==> flow/design.v (excerpt) <==
module breakout
	(
		input         clk,
		input         resetn,        
		input  [1:0]  go,            
		input         paddle_tick,   
		input         ball_tick,     
		output [8:0]  x,
		output [7:0]  y,
		output [2:0]  colour,
		output        plot
	);
	 wire draw_paddle;
	 wire[8:0] paddle_pos;
	 wire[8:0] ball_x; wire [7:0] ball_y;
	 wire[2:0] BALL_HIT;
	 wire BRICK_HIT;
	 wire [8:0] brick_x;
	 wire [7:0] brick_y;
	 wire fps_clock = paddle_tick | ~resetn;
	 wire thirty_clock = ball_tick | ~resetn;
	paddle_control PC(.clk(clk), .en(fps_clock), .resetn(resetn), .go(go), .ball_x(ball_x), .ball_y(ball_y), .draw(draw_paddle), .current_state(paddle_pos), .PADDLE_HIT(BALL_HIT));
	ball_control BC(.clk(clk), .en(thirty_clock), .reset(resetn), .x(ball_x), .y(ball_y), .PADDLE_HIT(BALL_HIT), .BRICK_HIT(BRICK_HIT), .brick_x(brick_x), .brick_y(brick_y));
  ...
Size in the first run: roughly 2200 cells after synthesis, ~0.018 mm2 of cells after synthesis.
clock: 20.0 ns
lec_check: 0
cap_margin: 10
cell_pad_in_sites_global_placement: 3
core_aspect_ratio: 1.49
core_margin: 5
core_utilization: 54
cts_cluster_size: 47
hold_slack_margin: 0.03
max_routing_layer: met5
place_density_lb_addon: 0.09
slew_margin: 20
tns_end_percent: 25
run.sh (not shown) runs the stock make flow with config.mk's settings and CLKGATE_MAP_FILE=.
The baseline failed in global placement without I/O.
Next try:
==> flow/config.mk (replaced) <==
export PLATFORM = sky130hd
export DESIGN_NAME = breakout
export DESIGN_NICKNAME = breakout
export VERILOG_FILES = /design/flow/design.v
export SDC_FILE = /design/flow/constraint.sdc
export NUM_CORES = 4
export LEC_CHECK = 0
export CAP_MARGIN = 20
export CORE_MARGIN = 2
export CORE_UTILIZATION = 66
export CTS_CLUSTER_SIZE = 21
export SLEW_MARGIN = 20
==> flow/constraint.sdc (replaced) <==
create_clock -name core_clock -period 6.72 [get_ports {clk}]
set_input_delay 1.3440 -clock core_clock [delete_from_list [all_inputs] [get_ports {clk}]]
set_output_delay 1.3440 -clock core_clock [all_outputs]
set_load 0.01 [all_outputs]
=> This time the run reached the layout checks and failed them: setup timing. Synthesized area is unchanged. Die size came out lower by 23%. Synthesized cell count is unchanged.
Next try:
--- a/flow/config.mk
+++ b/flow/config.mk
@@ -9,4 +9,3 @@
 export CORE_MARGIN = 2
-export CORE_UTILIZATION = 66
-export CTS_CLUSTER_SIZE = 21
+export CORE_UTILIZATION = 40
 export SLEW_MARGIN = 20
==> flow/constraint.sdc (replaced) <==
create_clock -name core_clock -period 20.0 [get_ports {clk}]
set_input_delay 4.0000 -clock core_clock [delete_from_list [all_inputs] [get_ports {clk}]]
set_output_delay 4.0000 -clock core_clock [all_outputs]
set_load 0.01 [all_outputs]
Result: The new run completed with no timing, DRC or antenna violations; critical path depth goes down by 6; core utilization falls by 38 points; cell count went down by about 0.4%; count of clock-buffer cells in the layout came out higher by 4; sequential share of layout area went up by 3.6 points; wire length falls by about 9%; worst setup slack gets better by 12 ns; register-to-register slack is better by 12 ns.
Next try:
--- a/flow/config.mk
+++ b/flow/config.mk
@@ -9,3 +9,3 @@
 export CORE_MARGIN = 2
-export CORE_UTILIZATION = 40
+export CORE_UTILIZATION = 72
 export SLEW_MARGIN = 20
==> flow/constraint.sdc (replaced) <==
create_clock -name core_clock -period 8.68 [get_ports {clk}]
set_input_delay 1.7360 -clock core_clock [delete_from_list [all_inputs] [get_ports {clk}]]
set_output_delay 1.7360 -clock core_clock [all_outputs]
set_load 0.01 [all_outputs]
Clock skew decreases by 0.023 ns.
Worst setup slack loses 10 ns.
Clock power came out higher by 110%.
Worst hold slack is better by 0.0032 ns.
Non-clock buffer count grows by 32.
Routed wire length goes up by 2.1%.
Fmax goes up by 11%.
Next try:
--- a/flow/config.mk
+++ b/flow/config.mk
@@ -9,3 +9,3 @@
 export CORE_MARGIN = 2
-export CORE_UTILIZATION = 72
+export CORE_UTILIZATION = 22
 export SLEW_MARGIN = 20
==> flow/constraint.sdc (replaced) <==
create_clock -name core_clock -period 9.36 [get_ports {clk}]
set_input_delay 1.8720 -clock core_clock [delete_from_list [all_inputs] [get_ports {clk}]]
set_output_delay 1.8720 -clock core_clock [all_outputs]
set_load 0.01 [all_outputs]
The changed run produced a clean layout.
Final area rises by 4.0%.
Total power went down by 7.4%.
Clock skew hardly moves.
Clock-buffer cell count climbs by 7.
First-iteration DRC count goes down by 53%.
Wire length falls by 4.1%.
Non-clock buffer count drops by 27.
Area after synthesis is unchanged.
Core utilization fell by 54 points.
Maximum frequency is lower by 5.9%.


breakout again, from the RTL that the note above started with.
==> flow/config.mk <==
export PLATFORM = sky130hd
export DESIGN_NAME = breakout
export DESIGN_NICKNAME = breakout
export VERILOG_FILES = /design/flow/design.v
export SDC_FILE = /design/flow/constraint.sdc
export NUM_CORES = 4
export LEC_CHECK = 0
export CAP_MARGIN = 20
export CORE_MARGIN = 2
export CORE_UTILIZATION = 70
export CTS_CLUSTER_DIAMETER = 392
export PLACE_DENSITY = 0.38
export SETUP_SLACK_MARGIN = 2.02
export SLEW_MARGIN = 20
export TNS_END_PERCENT = 5
==> flow/constraint.sdc <==
create_clock -name core_clock -period 8.22 [get_ports {clk}]
set_input_delay 1.6440 -clock core_clock [delete_from_list [all_inputs] [get_ports {clk}]]
set_output_delay 1.6440 -clock core_clock [all_outputs]
set_load 0.01 [all_outputs]
Next try:
Settings changed: CORE_UTILIZATION 70 to 40, CTS_CLUSTER_DIAMETER 392 to unset, PLACE_DENSITY 0.38 to unset, SETUP_SLACK_MARGIN 2.02 to unset, TNS_END_PERCENT 5 to unset.
Clock period 8.22 ns to 9.36 ns, I/O delays scaled along.
The changed run produced a clean layout.
Cell area decreases by about 6%.
Cell count rises by about 6%.
Total power went down by 16%.
Worst setup slack gains 0.031 ns.
Global-route usage decreases by 19 points.
Combinational power shrinks by 24%.
Worst hold slack is about the same.
Via count falls by about 10%.
Synthesized area stays the same.
Next try:
Settings changed: CORE_UTILIZATION 40 to 72, CTS_CLUSTER_SIZE set to 37, PLACE_DENSITY set to 0.67, SLEW_MARGIN 20 to 40.
Clock period 9.36 ns to 10.8 ns, I/O delays scaled along.
What happened: The new run completed with no timing, DRC or antenna violations. Synthesized cell count is unchanged. Via count came out higher by 6.6%. Cell area came out lower by 1.9%.
Next try:
Settings changed: CORE_UTILIZATION 72 to 66, CTS_CLUSTER_SIZE 37 to unset, PLACE_DENSITY 0.67 to unset, SLEW_MARGIN 40 to 20.
Clock period 10.8 ns to 6.72 ns, I/O delays scaled along.
Effect:
- The new run finished but fails on negative setup slack
- cell count goes up by 11%
- final area climbs by 16%
- routed wire length climbs by about 7%
- via count increases by 4.7%
- maximum frequency is higher by 19%
- worst hold slack got worse by 0.0065 ns
- total power grows by 61%
- setup slack loses 2.7 ns
- clock skew goes up by 0.0091 ns


## build 96
breakout again, from the RTL that the note above started with.
## breakout
module breakout
	(
		input         clk,
		input         resetn,        
		input  [1:0]  go,            
		input         paddle_tick,   
		input         ball_tick,     
		output [8:0]  x,
		output [7:0]  y,
		output [2:0]  colour,
		output        plot
	);
clock: 20.0 ns
lec_check: 0
cap_margin: 20
core_margin: 2
core_utilization: 40
hold_slack_margin: -0.1
place_density_lb_addon: 0.08
slew_margin: 20
What build 23 does differently from build 96 at the input level:
# build 96
export LEC_CHECK = 0
export CAP_MARGIN = 20
export CORE_MARGIN = 2
export CORE_UTILIZATION = 40
export HOLD_SLACK_MARGIN = -0.1
export PLACE_DENSITY_LB_ADDON = 0.08
export SLEW_MARGIN = 20
create_clock -name core_clock -period 20.0 [get_ports {clk}]
# build 23
export LEC_CHECK = 0
export CAP_MARGIN = 20
export CORE_ASPECT_RATIO = 1.49
export CORE_MARGIN = 5
export CORE_UTILIZATION = 54
export CTS_CLUSTER_SIZE = 47
export MAX_ROUTING_LAYER = met4
export PLACE_DENSITY_LB_ADDON = 0.09
export SLEW_MARGIN = 20
create_clock -name core_clock -period 20.0 [get_ports {clk}]
==> comparison <==
The maximum number of pins on one net before global-route repair of build 23 exceeds that of build 96 by 1.4%. Build 23 vs. build 96: combinational group share of total power went up 0.9 points; number of cell instances after yosys synthesis held; critical path arrival went down 0.05 ns.
Inputs modified between build 23 and build 74:
# build 23
export LEC_CHECK = 0
export CAP_MARGIN = 20
export CORE_ASPECT_RATIO = 1.49
export CORE_MARGIN = 5
export CORE_UTILIZATION = 54
export CTS_CLUSTER_SIZE = 47
export MAX_ROUTING_LAYER = met4
export PLACE_DENSITY_LB_ADDON = 0.09
export SLEW_MARGIN = 20
create_clock -name core_clock -period 20.0 [get_ports {clk}]
# build 74
export LEC_CHECK = 0
export CAP_MARGIN = 10
export CELL_PAD_IN_SITES_GLOBAL_PLACEMENT = 2
export CORE_ASPECT_RATIO = 1.49
export CORE_MARGIN = 5
export CORE_UTILIZATION = 54
export CTS_CLUSTER_SIZE = 47
export HOLD_SLACK_MARGIN = 0.03
export MAX_ROUTING_LAYER = met4
export PLACE_DENSITY_LB_ADDON = 0.09
export SLEW_MARGIN = 20
create_clock -name core_clock -period 20.0 [get_ports {clk}]
- Status: build 74 FAILED at global placement without I/O (tool error)
- [compare] base=build 23 new=build 74: share of synthesized cell area in and, or, nand and nor gates shows no meaningful change, post-synthesis share of cell area spent on and-or and or-and gates shows no meaningful change.
- Re number of rows in the core area: no difference whatsoever between build 23 and build 74.
- As far as area after synthesis goes, build 74 and build 23 are indistinguishable; the numbers are identical.
- Diff build 23..build 74 | number of standard cells reported by yosys | unchanged
- Delta (build 74 minus build 23): synthesized cell count stayed essentially flat, initial core utilization stayed essentially flat, synthesis-stage register bit count stayed essentially flat, die area stayed essentially flat.
- Build 23 -> build 74: post-synthesis net count delta 0, exact match
- Diff build 74..build 23 | overall die width | unchanged
The inputs of build 94 differ from those of build 74 as listed below.
# build 74
export LEC_CHECK = 0
export CAP_MARGIN = 10
export CELL_PAD_IN_SITES_GLOBAL_PLACEMENT = 2
export CORE_ASPECT_RATIO = 1.49
export CORE_MARGIN = 5
export CORE_UTILIZATION = 54
export CTS_CLUSTER_SIZE = 47
export HOLD_SLACK_MARGIN = 0.03
export MAX_ROUTING_LAYER = met4
export PLACE_DENSITY_LB_ADDON = 0.09
export SLEW_MARGIN = 20
create_clock -name core_clock -period 20.0 [get_ports {clk}]
# build 94
export LEC_CHECK = 0
export CAP_MARGIN = 20
export CORE_MARGIN = 2
export CORE_UTILIZATION = 72
export CTS_CLUSTER_SIZE = 13
export SLEW_MARGIN = 20
create_clock -name core_clock -period 6.77 [get_ports {clk}]
[summary]
- Finished, but not clean: build 94, with setup timing.
- Against build 74, build 94 reports a area inside the core boundary that is lower.
- Starting density of the core ends up higher on build 94.
- Build 94 -> build 74: number of nets produced by synthesis delta 0, exact match
- Going from build 74 to build 94, die height shrinks by 70 um.
- Comparing build 74 against build 94, there is no change at all in share of flip-flops with an asynchronous set or reset.
- Compared with build 74, build 94 shows number of core rows that has gone down by more than a quarter.
- Comparing build 74 and build 94, the higher horizontal die dimension is on build 94.
- In build 94, the floorplan die area came out 11000 um2 below the value in build 74.
Input-level comparison between build 24 and build 94:
# build 94
export LEC_CHECK = 0
export CAP_MARGIN = 20
export CORE_MARGIN = 2
export CORE_UTILIZATION = 72
export CTS_CLUSTER_SIZE = 13
export SLEW_MARGIN = 20
create_clock -name core_clock -period 6.77 [get_ports {clk}]
# build 24
export LEC_CHECK = 0
export CAP_MARGIN = 20
export CORE_MARGIN = 2
export CORE_UTILIZATION = 70
export SETUP_SLACK_MARGIN = 2.02
export SLEW_MARGIN = 20
create_clock -name core_clock -period 8.22 [get_ports {clk}]
Build 24 ran to completion and came out clean on the timing, design-rule and antenna checks. Between build 24 and build 94, the transition at the pin with the smallest max-transition slack is higher for build 94. Sort build 24 and build 94 by overall power after layout asc -> top: build 24. Diff build 94 -> build 24 | global-route usage | decrease of 11 points. Area: build 24 vs build 94 -> build 24 smaller. Diff build 94 -> build 24 | CTS buffer count | increase of 1. The worst slack on hold paths of build 24 was inferior to that of build 94. For clock input transition at the sequential cells of the worst setup and hold paths, build 24 and build 94 come out practically identical. In build 24, routed wire length is lower than in build 94.


Starting RTL as in the previous note.
==> flow/design.v (excerpt) <==
module breakout
	(
		input         clk,
		input         resetn,        
		input  [1:0]  go,            
		input         paddle_tick,   
		input         ball_tick,     
		output [8:0]  x,
		output [7:0]  y,
		output [2:0]  colour,
		output        plot
	);
	 wire draw_paddle;
	 wire[8:0] paddle_pos;
	 wire[8:0] ball_x; wire [7:0] ball_y;
	 wire[2:0] BALL_HIT;
	 wire BRICK_HIT;
	 wire [8:0] brick_x;
	 wire [7:0] brick_y;
	 wire fps_clock = paddle_tick | ~resetn;
	 wire thirty_clock = ball_tick | ~resetn;
	paddle_control PC(.clk(clk), .en(fps_clock), .resetn(resetn), .go(go), .ball_x(ball_x), .ball_y(ball_y), .draw(draw_paddle), .current_state(paddle_pos), .PADDLE_HIT(BALL_HIT));
	ball_control BC(.clk(clk), .en(thirty_clock), .reset(resetn), .x(ball_x), .y(ball_y), .PADDLE_HIT(BALL_HIT), .BRICK_HIT(BRICK_HIT), .brick_x(brick_x), .brick_y(brick_y));
	new_draw ND(.clk(clk), .reset(resetn), .paddle_pos(paddle_pos), .p_draw(draw_paddle), .ball_x(ball_x), .ball_y(ball_y), .x(x), .y(y), .color(colour), .wren(plot), .fps(thirty_clock), .BRICK_HIT(BRICK_HIT), .brick_x(brick_x), .brick_y(brick_y));
endmodule
export LEC_CHECK = 0
export ABC_AREA = 1
export CAP_MARGIN = 20
export CORE_MARGIN = 2
export CORE_UTILIZATION = 68
export CTS_CLUSTER_SIZE = 13
export SETUP_SLACK_MARGIN = 1.85
export SLEW_MARGIN = 20
create_clock -name core_clock -period 7.0 [get_ports {clk}]
The baseline ended with an error in global routing (5_1_grt) on ODB-0269.
Then changed:
- ABC_AREA: 1 -> default
- CORE_UTILIZATION: 68 -> 67
- CTS_CLUSTER_SIZE: 13 -> 37
- SETUP_SLACK_MARGIN: 1.85 -> default
- SLEW_MARGIN: 20 -> 40
- clock period: 7.0 -> 10.4 ns (I/O delays scaled with it)
After rerunning: The changed run produced a clean layout; synthesized cell count drops by 6.9%; die size goes up by about 7%; area after synthesis came out higher by 6.0%.
Then changed:
- ABC_AREA: default -> 1
- CORE_UTILIZATION: 67 -> 72
- CTS_CLUSTER_SIZE: 37 -> 13
- SETUP_SLACK_MARGIN: default -> 1.94
- SLEW_MARGIN: 40 -> 20
- clock period: 10.4 -> 6.77 ns (I/O delays scaled with it)
Effect: With this change the flow did not get past global routing (5_1_grt); synthesized cell count goes up by about 7%; synthesized area shrinks by about 6%; die area is lower by about 12%.


run 1:
breakout again, from the RTL that the note above started with.
Settings: LEC_CHECK=0, CAP_MARGIN=20, CELL_PAD_IN_SITES_DETAIL_PLACEMENT=1, CORE_MARGIN=2, CORE_UTILIZATION=40, HOLD_SLACK_MARGIN=-0.1, MIN_ROUTING_LAYER=met2, PLACE_DENSITY_LB_ADDON=0.08, SETUP_SLACK_MARGIN=1.41, SLEW_MARGIN=20; clock period 20.0 ns.
Edits applied to the flow inputs when going from run 1 to run 2:
- clearing SETUP_SLACK_MARGIN, which used to be 1.41
- putting MAX_ROUTING_LAYER at met5 where nothing was set
- swapping 40 for 54 in CORE_UTILIZATION
- putting ABC_AREA at 0 where nothing was set
- swapping 20 for 30 in CAP_MARGIN
- swapping 1 for 2 in CELL_PAD_IN_SITES_DETAIL_PLACEMENT
- swapping 0.08 for 0.09 in PLACE_DENSITY_LB_ADDON
- clearing MIN_ROUTING_LAYER, which used to be met2
- putting CTS_CLUSTER_SIZE at 47 where nothing was set
- putting TNS_END_PERCENT at 25 where nothing was set
- swapping -0.1 for 0.03 in HOLD_SLACK_MARGIN
- putting GPL_ROUTABILITY_DRIVEN at 0 where nothing was set
- putting CELL_PAD_IN_SITES_GLOBAL_PLACEMENT at 3 where nothing was set
- putting CORE_ASPECT_RATIO at 1.49 where nothing was set
## What came out
Run 2 terminated abnormally: global placement without I/O (3_1_place_gp_skip_io) reported FLW-0024.
Looking at initial core utilization, run 2 sits 14 points above run 1.
Reported for run 2 and run 1, area reported by Yosys stat turned out identical to the last digit.
Delta (run 2 minus run 1): number of instances in the synthesized netlist ~0 delta; fraction of the yosys area taken by sequential cells ~0 delta.
Re post-synthesis area per instance: no difference whatsoever between run 1 and run 2.
Core footprint (run 2 vs. run 1) decreases by more than a quarter
Re simple logic cell fraction of the synthesized area: no difference whatsoever between run 1 and run 2.
Die extent in x on run 2 is down relative to run 1.
Compared with run 1, run 2 shows a higher standard-cell row count.
Die size: run 2 is under run 1
Y dimension of the die is lower on run 1
For run 3, these inputs were changed with respect to run 2:
- removing GPL_ROUTABILITY_DRIVEN (formerly 0)
- setting PLACE_DENSITY to 0.84 for the first time
- changing CAP_MARGIN from 30 to 20
- removing MAX_ROUTING_LAYER (formerly met5)
- removing CELL_PAD_IN_SITES_GLOBAL_PLACEMENT (formerly 3)
- removing CELL_PAD_IN_SITES_DETAIL_PLACEMENT (formerly 2)
- removing TNS_END_PERCENT (formerly 25)
- removing CORE_ASPECT_RATIO (formerly 1.49)
- changing ABC_AREA from 0 to 1
- removing HOLD_SLACK_MARGIN (formerly 0.03)
- removing PLACE_DENSITY_LB_ADDON (formerly 0.09)
- changing CORE_UTILIZATION from 54 to 72
- removing CTS_CLUSTER_SIZE (formerly 47)
- changing the clock period (ns, I/O delays scaled along) from 20.0 to 8.68
- Run 3 did not run to completion, as it errored out during global routing (5_1_grt).
- Height of the die went down by more than a quarter going from run 2 to run 3.
- Higher post-synthesis share of cell area spent on full adders, half adders and majority gates goes to run 3 over run 2.
- Summary — yosys synthesis chip area, run 3 relative to run 2: lower, by about 6%.
- Compared with run 2, in run 3 simple logic cell fraction of the synthesized area now sits higher, number of distinct library cells after synthesis now sits lower.
Power and IR drop assume default switching activity.
